Setup of P:
==> flow/design.v (excerpt) <==
module top (
  input  logic        clk,
  input  logic        rst_n,
  input  logic [15:0] setpoint,
  input  logic [15:0] feedback,
  input  logic [15:0] Kp,
  input  logic [15:0] Ki,
  input  logic [15:0] Kd,
  input  logic [15:0] clk_prescaler,
  output logic [15:0] control_signal
);
make LEC_CHECK=0 CAP_MARGIN=20 CORE_MARGIN=2 CORE_UTILIZATION=72 CTS_CLUSTER_DIAMETER=28 CTS_CLUSTER_SIZE=81 HOLD_SLACK_MARGIN=-0.09 PLACE_DENSITY_LB_ADDON=0.11 SETUP_SLACK_MARGIN=1.93 SLEW_MARGIN=20 TNS_END_PERCENT=5 finish   # period 6.75 ns
run.sh (not shown) runs the stock make flow with config.mk's settings and CLKGATE_MAP_FILE=.
The flow for P finished, though final verification flagged setup timing.
The inputs of Q differ from those of P as listed below.
- CORE_UTILIZATION now 65, was 72
- CTS_CLUSTER_SIZE no longer set, was 81
- PLACE_DENSITY_LB_ADDON no longer set, was 0.11
- HOLD_SLACK_MARGIN no longer set, was -0.09
- SETUP_SLACK_MARGIN no longer set, was 1.93
- CTS_CLUSTER_DIAMETER no longer set, was 28
- the clock period (ns, I/O delays scaled along) now 10.2, was 6.75
[summary]
Although it ran to completion, Q produced a layout that fails the final checks because of setup timing. Via count down 1179 in Q wrt P. Relative to P, critical path depth decreased by 3 in Q. Summary: routed wire length, Q better than P. Note that the average wire per standard cell recorded for P amounts to 1.16 times the value seen in Q.
#### Input delta (R over Q)
- SETUP_SLACK_MARGIN: unset -> 2.3
- PLACE_DENSITY_LB_ADDON: unset -> 0.03
- CORE_UTILIZATION: 65 -> 72
- the clock period (ns, I/O delays scaled along): 10.2 -> 7.74
Notes after the runs:
Every stage of R finished as expected; the final checks, on the other hand, flagged setup timing, which means the layout fails. From Q to R the numbers moved as follows: length of routed met3 wiring went up by about 90%; utilization picked up an extra 12 points; smallest setup slack after layout -2460 ps; first-pass GRT wire length rose by 4.0 mm. Area after synthesis came out exactly the same in Q and R. | register-to-register slack | higher: Q |. Diff Q -> R: total routed wirelength saw an increase, largest clock skew in the final design now larger, portion of the clock cycle consumed by the worst path in the final layout moved up.


Setup of build 96:
Starting RTL as in the previous note.
Settings: LEC_CHECK=0, ABC_AREA=0, CAP_MARGIN=20, CORE_MARGIN=2, CORE_UTILIZATION=70, CTS_CLUSTER_DIAMETER=354, CTS_CLUSTER_SIZE=15, SETUP_SLACK_MARGIN=-0.4, SLEW_MARGIN=20; clock period 5.38 ns.
Completing all stages was not enough for build 96: its layout failed the final checks because of setup timing.
Input-level comparison between build 48 and build 96:
# build 96
export LEC_CHECK = 0
export ABC_AREA = 0
export CAP_MARGIN = 20
export CORE_MARGIN = 2
export CORE_UTILIZATION = 70
export CTS_CLUSTER_DIAMETER = 354
export CTS_CLUSTER_SIZE = 15
export SETUP_SLACK_MARGIN = -0.4
export SLEW_MARGIN = 20
create_clock -name core_clock -period 5.38 [get_ports {clk}]
# build 48
export LEC_CHECK = 0
export CAP_MARGIN = 20
export CORE_MARGIN = 2
export CORE_UTILIZATION = 61
export CTS_CLUSTER_SIZE = 100
export SLEW_MARGIN = 20
create_clock -name core_clock -period 13.6 [get_ports {clk}]
--- outcome ---
Build 48 finished end to end and its layout was clean on timing, DRC and antenna.
In build 48, the detail-routed net length per standard cell came out 13 um below the value in build 96.
When build 48 is set beside build 96, its worst endpoint required time turns out to be 8.20 ns larger.
Looking at post-route met1 wirelength across build 48 and build 96, the one that comes out higher is build 96.
For the count of final setup violators, build 48 came in 26 lower than build 96 did.
[compare] base=build 96 new=build 48: signed area change from the synthesized netlist to the final layout now sits lower, final clock skew now sits lower, count of cell instances traversed by the critical path now sits higher, non-clock buffer count now sits lower, global-route usage now sits lower.
Modified inputs, build 54 compared to build 48
# build 48
export LEC_CHECK = 0
export CAP_MARGIN = 20
export CORE_MARGIN = 2
export CORE_UTILIZATION = 61
export CTS_CLUSTER_SIZE = 100
export SLEW_MARGIN = 20
create_clock -name core_clock -period 13.6 [get_ports {clk}]
# build 54
export LEC_CHECK = 0
export CAP_MARGIN = 20
export CORE_MARGIN = 2
export CORE_UTILIZATION = 65
export SLEW_MARGIN = 20
export TNS_END_PERCENT = 5
create_clock -name core_clock -period 9.91 [get_ports {clk}]
- Build 48 went all the way through synthesis, placement and routing and the layout is clean on timing, DRC and antenna.
- | build 54 | all stages done | FAIL | setup timing |
- Compared with build 48, in build 54 via count of the first global-routing pass picked up an extra 685; non-clock buffer count +about 75%.
- Build 54 ended up with a lower fraction of area in multi-input gates than build 48 did.
- Relative to build 48, slew at the pin closest to its max-slew limit has decreased by 0.17 ns in build 54.
- Build 48 → build 54: count of cells resized by post-cts repair now larger, global-route met3 utilization went up 0.76 points.
- Compared with build 48, in build 54 part of the cycle the worst path needs increased 17 points; die height went down by about 3%.
- NOTE: global-route wire length before repair in build 54 exceeds that of build 48


run 1:
The RTL this note starts from:
==> flow/design.v <==
`timescale 1ns / 1ps
module pid_controller(
    input  logic        clk,
    input  logic        rst_n,
    input  logic [15:0] setpoint,
    input  logic [15:0] feedback,
    input  logic [15:0] Kp,
    input  logic [15:0] Ki,
    input  logic [15:0] Kd,
    input  logic [15:0] clk_prescaler,
    output logic [15:0] control_signal
);
    logic signed [16:0]  error_s;         
    logic signed [16:0]  prev_error_s;
    logic signed [31:0]  integral_s;      
    logic signed [31:0]  derivative_s;
    logic [15:0] clk_divider;
    logic        sampling_flag;
    logic signed [31:0] kp_mul, ki_mul;
    logic signed [31:0] kd_mul;
    logic signed [31:0] control_calc;
    always_ff @(posedge clk or negedge rst_n) begin
        if (!rst_n) begin
            clk_divider    <= 16'h0000;
            sampling_flag  <= 1'b0;
        end else if (clk_divider == clk_prescaler) begin
            clk_divider    <= 16'h0000;
            sampling_flag  <= 1'b1;
        end else begin
            clk_divider    <= clk_divider + 16'd1;
            sampling_flag  <= 1'b0;
        end
    end
    always_comb begin
        error_s = $signed({1'b0, setpoint}) - $signed({1'b0, feedback});
        kp_mul = $signed({1'b0, Kp}) * error_s;
        ki_mul = $signed({1'b0, Ki}) * error_s;
        kd_mul = $signed({1'b0, Kd}) * (error_s - prev_error_s);
        control_calc = kp_mul + integral_s + kd_mul;
    end
    always_ff @(posedge clk or negedge rst_n) begin
        if (!rst_n) begin
            prev_error_s   <= '0;
            integral_s     <= '0;
            derivative_s   <= '0;
            control_signal <= 16'h0000;
        end else if (sampling_flag) begin
            integral_s   <= integral_s + ki_mul;
            derivative_s <= kd_mul;
            control_signal <= control_calc[15:0];
            prev_error_s <= error_s;
        end
    end
endmodule
`timescale 1ns/1ps
module top (
  input  logic        clk,
  input  logic        rst_n,
  input  logic [15:0] setpoint,
  input  logic [15:0] feedback,
  input  logic [15:0] Kp,
  input  logic [15:0] Ki,
  input  logic [15:0] Kd,
  input  logic [15:0] clk_prescaler,
  output logic [15:0] control_signal
);
  pid_controller u_dut (
    .clk(clk),
    .rst_n(rst_n),
    .setpoint(setpoint),
    .feedback(feedback),
    .Kp(Kp),
    .Ki(Ki),
    .Kd(Kd),
    .clk_prescaler(clk_prescaler),
    .control_signal(control_signal)
  );
endmodule
Settings: LEC_CHECK=0, CAP_MARGIN=20, CELL_PAD_IN_SITES_DETAIL_PLACEMENT=0, CELL_PAD_IN_SITES_GLOBAL_PLACEMENT=0, CORE_MARGIN=2, CORE_UTILIZATION=72, CTS_CLUSTER_DIAMETER=29, CTS_CLUSTER_SIZE=37, GPL_ROUTABILITY_DRIVEN=1, MIN_ROUTING_LAYER=met1, PLACE_DENSITY=0.35, SETUP_SLACK_MARGIN=1.97, SLEW_MARGIN=10, TNS_END_PERCENT=5; clock period 6.75 ns.
[run 1] flow finished | final checks: failed | reasons: setup timing
For run 2, these inputs were changed with respect to run 1:
# run 1
export LEC_CHECK = 0
export CAP_MARGIN = 20
export CELL_PAD_IN_SITES_DETAIL_PLACEMENT = 0
export CELL_PAD_IN_SITES_GLOBAL_PLACEMENT = 0
export CORE_MARGIN = 2
export CORE_UTILIZATION = 72
export CTS_CLUSTER_DIAMETER = 29
export CTS_CLUSTER_SIZE = 37
export GPL_ROUTABILITY_DRIVEN = 1
export MIN_ROUTING_LAYER = met1
export PLACE_DENSITY = 0.35
export SETUP_SLACK_MARGIN = 1.97
export SLEW_MARGIN = 10
export TNS_END_PERCENT = 5
create_clock -name core_clock -period 6.75 [get_ports {clk}]
# run 2
export LEC_CHECK = 0
export CAP_MARGIN = 20
export CORE_MARGIN = 2
export CORE_UTILIZATION = 40
export SLEW_MARGIN = 20
create_clock -name core_clock -period 12.2 [get_ports {clk}]
[summary]
Run 2 has completed all stages; timing, DRC and antenna checks passed. Maximum fanout count along the critical path for run 2 is higher than for run 1. Diff run 1 -> run 2: cell area moved down; number of placement rows moved up; total number of vias moved down; setup TNS after final layout moved up. Between run 1 and run 2, the flow reports area of placed instances decreasing by a few percent.
The inputs of run 3 differ from those of run 2 as listed below.
# run 2
export LEC_CHECK = 0
export CAP_MARGIN = 20
export CORE_MARGIN = 2
export CORE_UTILIZATION = 40
export SLEW_MARGIN = 20
create_clock -name core_clock -period 12.2 [get_ports {clk}]
# run 3
export LEC_CHECK = 0
export CAP_MARGIN = 20
export CORE_MARGIN = 2
export CORE_UTILIZATION = 59
export SLEW_MARGIN = 20
create_clock -name core_clock -period 12.2 [get_ports {clk}]
Findings:
Compared to run 2, run 3 has detail-routed net length per standard cell 0.56 um higher.
| via count | lower: run 2 |
Ratio of routed vias to standard cells came out higher on run 3 than on run 2.
Diff run 2 -> run 3 | post-place setup slack | decrease of 0.046 ns
Diff run 2 -> run 3 | chip area | decrease of about 30%
Compare run 3 and run 2 | core utilization lower: run 2
Run 3 ends up with higher met3 usage than run 2 does.
The inputs of run 4 differ from those of run 3 as listed below.
# run 3
export LEC_CHECK = 0
export CAP_MARGIN = 20
export CORE_MARGIN = 2
export CORE_UTILIZATION = 59
export SLEW_MARGIN = 20
create_clock -name core_clock -period 12.2 [get_ports {clk}]
# run 4
export LEC_CHECK = 0
export ABC_AREA = 1
export CAP_MARGIN = 20
export CORE_MARGIN = 2
export CORE_UTILIZATION = 61
export CTS_CLUSTER_DIAMETER = 375
export CTS_CLUSTER_SIZE = 100
export SLEW_MARGIN = 20
create_clock -name core_clock -period 9.34 [get_ports {clk}]
Notes after the runs:
What the final checks of run 4 revealed, after a flow that finished every stage, was a layout that fails on setup timing. First-iteration DRC count: run 4 worse than run 3. Core utilization: run 4 higher than run 3. In the metrics for run 3 and run 4, the one carrying the lower cell depth of the worst min-delay path is run 3.
### run 4 -> run 5
# run 4
export LEC_CHECK = 0
export ABC_AREA = 1
export CAP_MARGIN = 20
export CORE_MARGIN = 2
export CORE_UTILIZATION = 61
export CTS_CLUSTER_DIAMETER = 375
export CTS_CLUSTER_SIZE = 100
export SLEW_MARGIN = 20
create_clock -name core_clock -period 9.34 [get_ports {clk}]
# run 5
export LEC_CHECK = 0
export ABC_AREA = 1
export CAP_MARGIN = 20
export CORE_MARGIN = 2
export CORE_UTILIZATION = 69
export CTS_CLUSTER_DIAMETER = 375
export CTS_CLUSTER_SIZE = 99
export PLACE_DENSITY = 0.4
export SLEW_MARGIN = 20
export TNS_END_PERCENT = 10
create_clock -name core_clock -period 2.65 [get_ports {clk}]
Notes after the runs:
Horizontal die dimension (run 4 / run 5): 1.06. Summary of run 5 over run 4: total number of multi-input combinational cells comparable, total wirelength of the detailed-routed design now larger, core box area now smaller, sequential share of layout area now smaller. Measured against run 5, the critical path depth of run 4 comes out at 1.6 times the reference value. Re final cell count: run 5 is about 0.7% up on run 4. [run 5] flow finished | final checks: failed | reasons: setup timing. Run 4 finished every stage; the final checks, however, were not passed, the failures being setup timing.
